==> inputs of run B <==
==> flow/design.v <==
`timescale 1ns / 1ps
module logical(
input [15:0] a,b,
input [3*8:0] sel,
output reg [15:0] x
    );
 always@(*)
begin
    case(sel)
    "~": 
            x=~a;
    "|": 
            x=a|b;
    "&": 
            x=a&b;
    "~&": 
            x=~(a&b);
    "~|": 
            x=~(a|b);
    "^": 
            x=a^b;
    "~^": 
            x=~(a^b);
    "<<": 
            x=a<<1;
    ">>": 
            x=a>>1;
    "asl": 
            x={a[14:0],1'b0};
    "asr": 
            x={a[15],a[15:1]};
    "rol": 
            x={a[14:0],a[15]};
    "ror": 
            x={a[0],a[15:1]};  
    "cmp": 
            if(a>b)
                x=1;
             else if(a<b)
                x=16'hffff;
             else
                x=0;  
     default:
            x=0;
     endcase
end
endmodule
`timescale 1ns / 1ps
module arithmetic(
input [15:0] A,
input [15:0] B,
input [8:0] sel,
output reg [15:0] Sum,
output reg Cout
    );
wire [15:0] B_comp;
twos_comp TC(B,B_comp);
reg [15:0] b;
wire [15:0] S1;
wire c1;
adder A1( A, b, S1, c1);
always @(*)
case(sel)
"+" : begin
        b = B;
        Sum = S1;
        Cout = c1;
      end
"-" : begin
        b = B_comp;
        Sum = S1;
        Cout = 0;
      end       
default : begin
        b = B;
        Sum = 0;
        Cout = 0;
        end       
endcase 
endmodule
module adder(
input [15:0] A,
input [15:0] B,
output [15:0] Sum,
output Cout
    );
wire [2:0] cout_cla;
wire Cin;
assign Cin = 0;
carry_look_ahead CLA1(A[3:0],B[3:0], Cin, cout_cla[0]);
carry_look_ahead CLA2(A[7:4],B[7:4], cout_cla[0], cout_cla[1]);
carry_look_ahead CLA3(A[11:8],B[11:8], cout_cla[1], cout_cla[2] );  
carry_look_ahead CLA4(A[15:12],B[15:12], cout_cla[2], Cout );
ripple_carry_adder RCA1(A[3:0], B[3:0], Cin, Sum[3:0]);
ripple_carry_adder RCA2(A[7:4], B[7:4],cout_cla[0], Sum[7:4]);
ripple_carry_adder RCA3(A[11:8], B[11:8], cout_cla[1], Sum[11:8]);
ripple_carry_adder RCA4(A[15:12], B[15:12], cout_cla[2], Sum[15:12]);  
endmodule
module full_adder(
input a, b, cin,
output sum, cout
);
    assign sum = a ^ b ^ cin;
    assign cout = (a & b) | (b & cin) | (cin & a);
endmodule
module ripple_carry_adder(
    input [3:0] a, b,
    input cin,
    output [3:0] sum
);
    wire [3:0] c;
    full_adder FA1(a[0], b[0], cin, sum[0], c[0]);
    full_adder FA2(a[1], b[1], c[0], sum[1], c[1]);
    full_adder FA3(a[2], b[2], c[1], sum[2], c[2]);
    full_adder FA4(a[3], b[3], c[2], sum[3], c[3]);
endmodule
module carry_look_ahead(
input [3:0]a,b,
input Cin,
output Cout1);
wire [3:0]p,g;
assign p = a^b;
assign g = a&b;
assign Cout1 =  g[3] | (p[3] & g[2]) | (p[3] & p[2] & g[1]) | (p[3] & p[2] & p[1] & g[0]) | (p[3] & p[2] & p[1] & p[0] & Cin);
endmodule
module twos_comp(
input [15:0]B,
output [15:0]B_comp
);
assign B_comp = ~B + 1'b1;
endmodule
`timescale 1ns / 1ps
module multiplier( input clk, input[15:0]A1, B1, output reg [31:0] C);
integer i;
reg [31:0]A2;
reg [15:0]B2;
always@(posedge clk )
begin
		C=0;
		A2[15:0]=A1;
		A2[31:16]=0;
		B2=B1;
        for (i=0;i<16;i=i+1)
        begin
			if(B1[i]==1'b0)
			begin
				C=C+0;
			end
			else
			begin
				C=C+(A1<<i);
			end
		end
end
endmodule
`timescale 1ns / 1ps
module ALU(
input clk,
input [15:0]a,b,
input [3*8:0] op,
output  reg [31:0]out
    );
wire [15:0]z1,z2;
wire [31:0]z3;
reg [15:0] a1, a2, a3, b1, b2, b3;
reg [1:0] sel;
wire Cout;
always @(*)
if(  op == "" || op == "~" || op == "|" || op == "&" || op == "~&" || op == "~|" ||
     op == "^" || op == "~^" || op == ">>" || op == "<<" || op == "asr" || 
     op == "asl" || op == "ror" || op == "rol" || op == "cmp" )
 sel = 2'b00;
else if(op == "+" || op == "-")
    sel = 2'b01;
else if( op == "*" )
    sel = 2'b10;
else
    sel = 2'b00;
logical L(a1, b1, op, z1);
arithmetic AA1( a2,b2,op,z2,Cout);
multiplier M( clk,a3, b3, z3);
always @(*)
case(sel)
2'b00 : begin
        a1 = a;
        a2 = 0;
        a3 = 0;
        b1 = b;
        b2 = 0;
        b3 = 0;
        out[15:0] = z1;
        out[31:16] = 0;
        end
2'b01  : begin
        a1 = 0;
        a2 = a;
        a3 = 0;
        b1 = 0;
        b2 = b;
        b3 = 0;
        out[15:0] = z2;
        out[16] = Cout;
        out[31:17] = 0;
        end     
default :  begin
        a1 = 0;
        a2 = 0;
        a3 = a;
        b1 = 0;
        b2 = 0;
        b3 = b;
       out = z3;
        end            
endcase
endmodule
==> flow/run.sh <==
#!/bin/bash
# the make line also repeats each setting of config.mk as NAME=value (left out here)
make -C /OpenROAD-flow-scripts/flow DESIGN_CONFIG=/design/flow/config.mk WORK_HOME=/design/flow/orfs CLKGATE_MAP_FILE= finish
==> flow/config.mk <==
export PLATFORM = sky130hd
export DESIGN_NAME = ALU
export DESIGN_NICKNAME = ALU
export VERILOG_FILES = /design/flow/design.v
export SDC_FILE = /design/flow/constraint.sdc
export NUM_CORES = 4
export LEC_CHECK = 0
export ABC_AREA = 1
export CAP_MARGIN = 20
export CORE_MARGIN = 2
export CORE_UTILIZATION = 72
export CTS_CLUSTER_DIAMETER = 367
export CTS_CLUSTER_SIZE = 96
export PLACE_DENSITY = 0.42
export SLEW_MARGIN = 20
==> flow/constraint.sdc <==
create_clock -name core_clock -period 14.7 [get_ports {clk}]
set_input_delay 2.9400 -clock core_clock [delete_from_list [all_inputs] [get_ports {clk}]]
set_output_delay 2.9400 -clock core_clock [all_outputs]
set_load 0.01 [all_outputs]
==> run X: changes against run B <==
ABC_AREA = default   (was 1)
CORE_UTILIZATION = 61   (was 72)
CTS_CLUSTER_DIAMETER = default   (was 367)
CTS_CLUSTER_SIZE = default   (was 96)
PLACE_DENSITY = default   (was 0.42)
SETUP_SLACK_MARGIN = 5.0   (was default)
==> flow/constraint.sdc (replaced) <==
create_clock -name core_clock -period 28.0 [get_ports {clk}]
set_input_delay 5.6000 -clock core_clock [delete_from_list [all_inputs] [get_ports {clk}]]
set_output_delay 5.6000 -clock core_clock [all_outputs]
set_load 0.01 [all_outputs]
==> run A: changes against run B <==
ABC_AREA = default   (was 1)
CORE_UTILIZATION = 40   (was 72)
CTS_CLUSTER_DIAMETER = default   (was 367)
CTS_CLUSTER_SIZE = default   (was 96)
PLACE_DENSITY = default   (was 0.42)
==> flow/constraint.sdc (replaced) <==
create_clock -name core_clock -period 34.0 [get_ports {clk}]
set_input_delay 6.8000 -clock core_clock [delete_from_list [all_inputs] [get_ports {clk}]]
set_output_delay 6.8000 -clock core_clock [all_outputs]
set_load 0.01 [all_outputs]
==> qor summary <==
Outcome: run A no timing/DRC/antenna violations; run B stopped before the end; run X no timing/DRC/antenna violations
Failing step: run A -; run B detailed placement; run X -
Met1 track demand over resource: run A 0.378; run B -; run X 0.553
Net switching power figure: run A 0.0000426 W; run B -; run X 0.0000500 W
Global-route wire length before repair: run A 108000 µm; run B -; run X 110000 µm
Height of the die: run A 218 µm; run B 164 µm; run X 177 µm
Max-capacitance violation count: run A 0; run B -; run X 0
Comb. pwr: run A 0.0000339 W; run B -; run X 0.0000405 W
Dominant cell by count in the synthesized netlist: run A ha_1; run B nand2_1; run X ha_1
Number of resized instances in the post-cts repair step: run A 0; run B -; run X 254
Post-CTS repair timing setup buffer count: run A 0; run B -; run X 145
Last element of the critical path: run A M.C[31]; run B -; run X M.C[30]
Final Setup Violations: run A 0; run B -; run X 0
Cell row count: run A 78; run B 58; run X 63
Yosys top cell area share: run A 0.216; run B 0.214; run X 0.216
Max-slew violation total from the final report: run A 0; run B -; run X 0
Worst hold path type: run A in2reg; run B -; run X in2reg
Max-area cell class: run A combinational gates; run B -; run X combinational gates
Buffer depth of the longest clock path: run A 2; run B -; run X 2
Chip Width: run A 218 µm; run B 164 µm; run X 177 µm
Grt met3 use: run A 0.0371; run B -; run X 0.0698
Grt ovf: run A 0; run B -; run X 0
Routed wire length: run A 69500 µm; run B -; run X 76500 µm
Leak pwr: run A 10.1 nW; run B -; run X 11.5 nW
Largest net degree at the start of global routing: run A 63; run B -; run X 38
Vias: run A 20300; run B -; run X 22900
Worst path buffer plus inverter count: run A 8; run B -; run X 9
Fraction of met2 tracks used by global routing: run A 0.470; run B -; run X 0.703
Power figures rest on the tool's default switching activity, not on a simulated workload.
